## Circle_Area_Calculator
module Circle_Area_Calculator(clk, rst, radius, area);
  input wire clk, rst;
  input wire [31:0] radius;
  output reg [31:0] area;
  wire [31:0] Square_radius, Result;
  parameter Pi = 32'b01000000010010010000111111010000;
  FloatMultiplier_rounding FM0(.Multiplicand(radius), .Multiplier(radius), .Result(Square_radius));
  FloatMultiplier_rounding FM1(.Multiplicand(Square_radius), .Multiplier(Pi), .Result(Result));
  always @(posedge clk) begin
	if(rst) begin
		area[31:0] <= 1'b0;
	end else begin
		area[31:0] <= Result[31:0];
	end
  end
endmodule
Size in the first run: ~4300 cells after synthesis, ~66 I/O pins, about 32000 um2 of cells after synthesis.
clock: 48.3 ns
lec_check: 0
cap_margin: 20
core_aspect_ratio: 0.79
core_margin: 2
core_utilization: 63
gpl_timing_driven: 1
min_routing_layer: met1
place_density_lb_addon: 0.08
slew_margin: 15
run.sh (not shown) runs the stock make flow with config.mk's settings and CLKGATE_MAP_FILE=.
Edit:
CORE_ASPECT_RATIO = default   (was 0.79)
CORE_UTILIZATION = 65   (was 63)
GPL_TIMING_DRIVEN = default   (was 1)
MIN_ROUTING_LAYER = default   (was met1)
PLACE_DENSITY_LB_ADDON = default   (was 0.08)
SLEW_MARGIN = 20   (was 15)
clock period = 19.6 ns   (was 48.3 ns; I/O delays follow)
What happened: With this change the flow aborted during global routing (5_1_grt) on GRT-0116; die area shrinks by about 3%; area after synthesis stays the same; synthesized cell count is unchanged.
Edit:
CORE_UTILIZATION = 40   (was 65)
clock period = 30.0 ns   (was 19.6 ns; I/O delays follow)
After rerunning: The changed run finished clean; die size grows by well over a third; area after synthesis is unchanged; synthesized cell count is unchanged.
Edit:
CORE_UTILIZATION = 68   (was 40)
SETUP_SLACK_MARGIN = -2.0   (was default)
TNS_END_PERCENT = 10   (was default)
After rerunning:
- Now the flow finished with setup timing left
- fmax decreases by a few percent
- core utilization is higher by 29 points
- cell count shrinks by roughly a tenth
- routed wire length goes down by a few percent

* * *

Circle_Area_Calculator again, from the RTL that the note above started with.
==> flow/design.v (excerpt) <==
module Circle_Area_Calculator(clk, rst, radius, area);
  input wire clk, rst;
  input wire [31:0] radius;
  output reg [31:0] area;
  wire [31:0] Square_radius, Result;
  parameter Pi = 32'b01000000010010010000111111010000;
  FloatMultiplier_rounding FM0(.Multiplicand(radius), .Multiplier(radius), .Result(Square_radius));
  FloatMultiplier_rounding FM1(.Multiplicand(Square_radius), .Multiplier(Pi), .Result(Result));
  always @(posedge clk) begin
	if(rst) begin
		area[31:0] <= 1'b0;
	end else begin
		area[31:0] <= Result[31:0];
	end
  end
endmodule
==> flow/config.mk <==
export PLATFORM = sky130hd
export DESIGN_NAME = Circle_Area_Calculator
export DESIGN_NICKNAME = Circle_Area_Calculator
export VERILOG_FILES = /design/flow/design.v
export SDC_FILE = /design/flow/constraint.sdc
export NUM_CORES = 4
export LEC_CHECK = 0
export ABC_AREA = 1
export CAP_MARGIN = 20
export CORE_MARGIN = 2
export CORE_UTILIZATION = 49
export CTS_CLUSTER_DIAMETER = 59
export CTS_CLUSTER_SIZE = 99
export PLACE_DENSITY = 0.81
export SLEW_MARGIN = 20
export TNS_END_PERCENT = 10
==> flow/constraint.sdc <==
create_clock -name core_clock -period 30.0 [get_ports {clk}]
set_input_delay 6.0000 -clock core_clock [delete_from_list [all_inputs] [get_ports {clk}]]
set_output_delay 6.0000 -clock core_clock [all_outputs]
set_load 0.01 [all_outputs]
Then changed:
--- a/flow/config.mk
+++ b/flow/config.mk
@@ -8 +8 @@
-export ABC_AREA = 1
+export ABC_AREA = 0
@@ -11 +11 @@
-export CORE_UTILIZATION = 49
+export CORE_UTILIZATION = 23
Result:
- maximum frequency decreases by a few percent
- worst setup slack loses 0.75 ns
- via count barely changes
- synthesized cell count drops by about a fifth
- routed wire length is higher by roughly a tenth
Then changed:
--- a/flow/config.mk
+++ b/flow/config.mk
@@ -8 +7,0 @@
-export ABC_AREA = 0
@@ -10,5 +9,8 @@
-export CORE_MARGIN = 2
-export CORE_UTILIZATION = 23
-export CTS_CLUSTER_DIAMETER = 59
-export CTS_CLUSTER_SIZE = 99
-export PLACE_DENSITY = 0.81
+export CELL_PAD_IN_SITES_DETAIL_PLACEMENT = 2
+export CORE_ASPECT_RATIO = 0.99
+export CORE_MARGIN = 3
+export CORE_UTILIZATION = 40
+export CTS_CLUSTER_DIAMETER = 357
+export CTS_CLUSTER_SIZE = 20
+export HOLD_SLACK_MARGIN = 0.14
+export PLACE_DENSITY_LB_ADDON = 0.1
@@ -16 +17,0 @@
-export TNS_END_PERCENT = 10
=> The changed run failed in 5_1_grt with GRT-0232; synthesized area is unchanged; die area came out lower by about 40%; synthesized cell count is unchanged.
Then changed:
--- a/flow/config.mk
+++ b/flow/config.mk
@@ -7,0 +8 @@
+export ABC_AREA = 0
@@ -14,4 +15,7 @@
-export CTS_CLUSTER_SIZE = 20
-export HOLD_SLACK_MARGIN = 0.14
-export PLACE_DENSITY_LB_ADDON = 0.1
-export SLEW_MARGIN = 20
+export CTS_CLUSTER_SIZE = 89
+export GPL_ROUTABILITY_DRIVEN = 0
+export MAX_ROUTING_LAYER = met4
+export MIN_ROUTING_LAYER = met2
+export PLACE_DENSITY_LB_ADDON = 0.24
+export SLEW_MARGIN = 35
+export TNS_END_PERCENT = 85
After rerunning: The new run aborted during 5_1_grt, error GRT-0116. Die size is unchanged. Area after synthesis is unchanged. Synthesized cell count is unchanged.

* * *

Setup of job 6611:
Starting RTL as in the previous note.
clock: 26.0 ns
lec_check: 0
abc_area: 1
cap_margin: 30
core_aspect_ratio: 0.53
core_margin: 2
core_utilization: 72
cts_cluster_diameter: 219
cts_cluster_size: 82
gpl_timing_driven: 1
hold_slack_margin: 0.07
max_routing_layer: met4
place_density_lb_addon: 0.01
setup_slack_margin: 1.4
slew_margin: 20
Status: job 6611 FAILED at 5_1_grt (tool error)
## Diff of input files: job 2378 against job 6611
-- flow/config.mk --
<<< job 6611, line 9
export CAP_MARGIN = 30
export CORE_ASPECT_RATIO = 0.53
export CORE_MARGIN = 2
>>> job 2378, line 9
export CAP_MARGIN = 30
export CORE_ASPECT_RATIO = 0.9
export CORE_MARGIN = 2
<<< job 6611, line 18
export PLACE_DENSITY_LB_ADDON = 0.01
export SETUP_SLACK_MARGIN = 1.4
export SLEW_MARGIN = 20
>>> job 2378, line 18
export PLACE_DENSITY_LB_ADDON = 0.01
export SETUP_SLACK_MARGIN = 0.96
export SLEW_MARGIN = 20
==> flow/constraint.sdc <==
create_clock -name core_clock -period 23.1 [get_ports {clk}]
set_input_delay 4.6200 -clock core_clock [delete_from_list [all_inputs] [get_ports {clk}]]
set_output_delay 4.6200 -clock core_clock [all_outputs]
set_load 0.01 [all_outputs]
[summary]
- In the summary table, job 2378 is marked failed, with error DPL-0038 raised in 4_1_cts.
- Job 2378 vs job 6611 — cell count after placement rose 387.
- On die area, job 2378 and job 6611 are neck and neck.
- Diff job 6611..job 2378 | effective utilization at floorplan | negligible
Setup changes, job 2378 to job 8089
==> flow/config.mk <==
export PLATFORM = sky130hd
export DESIGN_NAME = Circle_Area_Calculator
export DESIGN_NICKNAME = Circle_Area_Calculator
export VERILOG_FILES = /design/flow/design.v
export SDC_FILE = /design/flow/constraint.sdc
export NUM_CORES = 4
export LEC_CHECK = 0
export ABC_AREA = 1
export CAP_MARGIN = 10
export CORE_MARGIN = 2
export CORE_UTILIZATION = 72
export CTS_CLUSTER_DIAMETER = 353
export CTS_CLUSTER_SIZE = 52
export MAX_ROUTING_LAYER = met4
export SLEW_MARGIN = 20
==> flow/constraint.sdc <==
create_clock -name core_clock -period 22.2 [get_ports {clk}]
set_input_delay 4.4400 -clock core_clock [delete_from_list [all_inputs] [get_ports {clk}]]
set_output_delay 4.4400 -clock core_clock [all_outputs]
set_load 0.01 [all_outputs]
Findings:
No final results exist for job 8089, since it was stopped by error DPL-0033 during 3_5_place_dp. The placeable core region of job 8089 and that of job 2378 are within noise of each other. Job 2378 -> job 8089: port buffer count delta 0, exact match. There was hardly any difference in area after synthesis between job 8089 and job 2378. Job 2378 → job 8089: die size held steady; cell row count climbed 4; effective utilization at floorplan held steady. Diff job 8089..job 2378 | synthesis area per yosys | unchanged.
diff inputs: job 8089 => job 6733
-- flow/config.mk --
<<< job 8089, line 8
export ABC_AREA = 1
export CAP_MARGIN = 10
export CORE_MARGIN = 2
>>> job 6733, line 8
export ABC_AREA = 1
export CAP_MARGIN = 20
export CORE_MARGIN = 2
<<< job 8089, line 12
export CTS_CLUSTER_DIAMETER = 353
export CTS_CLUSTER_SIZE = 52
export MAX_ROUTING_LAYER = met4
export SLEW_MARGIN = 20
>>> job 6733, line 12
export CTS_CLUSTER_DIAMETER = 353
export CTS_CLUSTER_SIZE = 83
export MAX_ROUTING_LAYER = met4
export PLACE_DENSITY_LB_ADDON = 0.02
export SETUP_SLACK_MARGIN = 4.73
export SLEW_MARGIN = 20
==> flow/constraint.sdc <==
create_clock -name core_clock -period 27.6 [get_ports {clk}]
set_input_delay 5.5200 -clock core_clock [delete_from_list [all_inputs] [get_ports {clk}]]
set_output_delay 5.5200 -clock core_clock [all_outputs]
set_load 0.01 [all_outputs]
There was hardly any difference in area share of and-or/or-and cells after synthesis between job 8089 and job 6733. Any difference in area share of fa/ha/maj cells after synthesis between job 8089 and job 6733 is small enough to ignore. Job 6733: aborted in 5_1_grt (tool error). ~same summed instance area of the synthesized netlist in job 8089 and job 6733. Job 6733 vs job 8089: final weighted congestion of routability-driven global placement down in job 6733.

* * *

## ember
Starting RTL as in the previous note.
Settings: LEC_CHECK=0, CAP_MARGIN=20, CORE_MARGIN=2, CORE_UTILIZATION=66, CTS_CLUSTER_SIZE=37, HOLD_SLACK_MARGIN=0.29, SETUP_SLACK_MARGIN=4.47, SLEW_MARGIN=20, TNS_END_PERCENT=5; clock period 29.4 ns.
Input-level comparison between willow and ember:
# ember
export LEC_CHECK = 0
export CAP_MARGIN = 20
export CORE_MARGIN = 2
export CORE_UTILIZATION = 66
export CTS_CLUSTER_SIZE = 37
export HOLD_SLACK_MARGIN = 0.29
export SETUP_SLACK_MARGIN = 4.47
export SLEW_MARGIN = 20
export TNS_END_PERCENT = 5
create_clock -name core_clock -period 29.4 [get_ports {clk}]
# willow
export LEC_CHECK = 0
export CAP_MARGIN = 20
export CORE_MARGIN = 2
export CORE_UTILIZATION = 50
export CTS_CLUSTER_SIZE = 97
export SLEW_MARGIN = 20
create_clock -name core_clock -period 27.1 [get_ports {clk}]
## What came out
No crash in willow: every stage finished, but the layout fails its final checks due to negative setup slack. Compared with ember, in willow critical path depth decreased by about 4% relative to the old numbers. Compared with ember, willow shows worst hold slack lower by 0.47 ns. Changes observed in willow relative to ember: non-clock buffer total of the final layout increased about 270%; total area of multi-input combinational cells increased about 1%; worst setup slack decreased 1.61 ns. Cell count grows by more than 10% when moving from ember to willow. First-pass GRT wire length (ember / willow): 0.929. Sort willow and ember by buffer and inverter count on the worst path desc -> top: willow.
What xenon does differently from willow at the input level:
# willow
export LEC_CHECK = 0
export CAP_MARGIN = 20
export CORE_MARGIN = 2
export CORE_UTILIZATION = 50
export CTS_CLUSTER_SIZE = 97
export SLEW_MARGIN = 20
create_clock -name core_clock -period 27.1 [get_ports {clk}]
# xenon
export LEC_CHECK = 0
export CAP_MARGIN = 20
export CORE_MARGIN = 2
export CORE_UTILIZATION = 58
export SLEW_MARGIN = 20
create_clock -name core_clock -period 19.7 [get_ports {clk}]
==> comparison <==
xenon finished all stages; layout check result: FAIL, due to negative setup slack.
When xenon is set beside willow, its growth of design area from synthesis to finish turns out to be 14 points larger.
Overall chip area: xenon better than willow
On clock slew seen by the registers of the worst setup and hold paths, xenon and willow are basically level.
Taking willow as the reference point, the post-route standard cell area excluding fillers of xenon rises by about 10%.
Against willow, xenon reports a routed wire length that is higher.
xenon ended up with a lower count of clock-buffer cells in the layout than willow did.
Number of antenna cells inserted was higher in xenon than in willow.
willow vs xenon, critical path startpoint: radius[2] vs radius[0]
Input-level comparison between nickel and xenon:
# xenon
export LEC_CHECK = 0
export CAP_MARGIN = 20
export CORE_MARGIN = 2
export CORE_UTILIZATION = 58
export SLEW_MARGIN = 20
create_clock -name core_clock -period 19.7 [get_ports {clk}]
# nickel
export LEC_CHECK = 0
export CAP_MARGIN = 20
export CORE_MARGIN = 2
export CORE_UTILIZATION = 65
export MAX_ROUTING_LAYER = met4
export SLEW_MARGIN = 20
create_clock -name core_clock -period 26.9 [get_ports {clk}]
### Flow results
nickel ends up with a antenna diode count that is 6 lower than in xenon. Non-clock buffer count (nickel vs. xenon) decreases by more than a quarter. xenon → nickel: pre-CTS worst setup slack went up; count of inverters other than clock inverters in the layout did not really move; cell total after placement went down; finished layout cell area went down. Across nickel and xenon, no clean finish was achieved. From xenon to nickel the numbers moved as follows: met1 usage in global routing higher, cell count lower, remaining max-slew budget at the tightest pin lower.
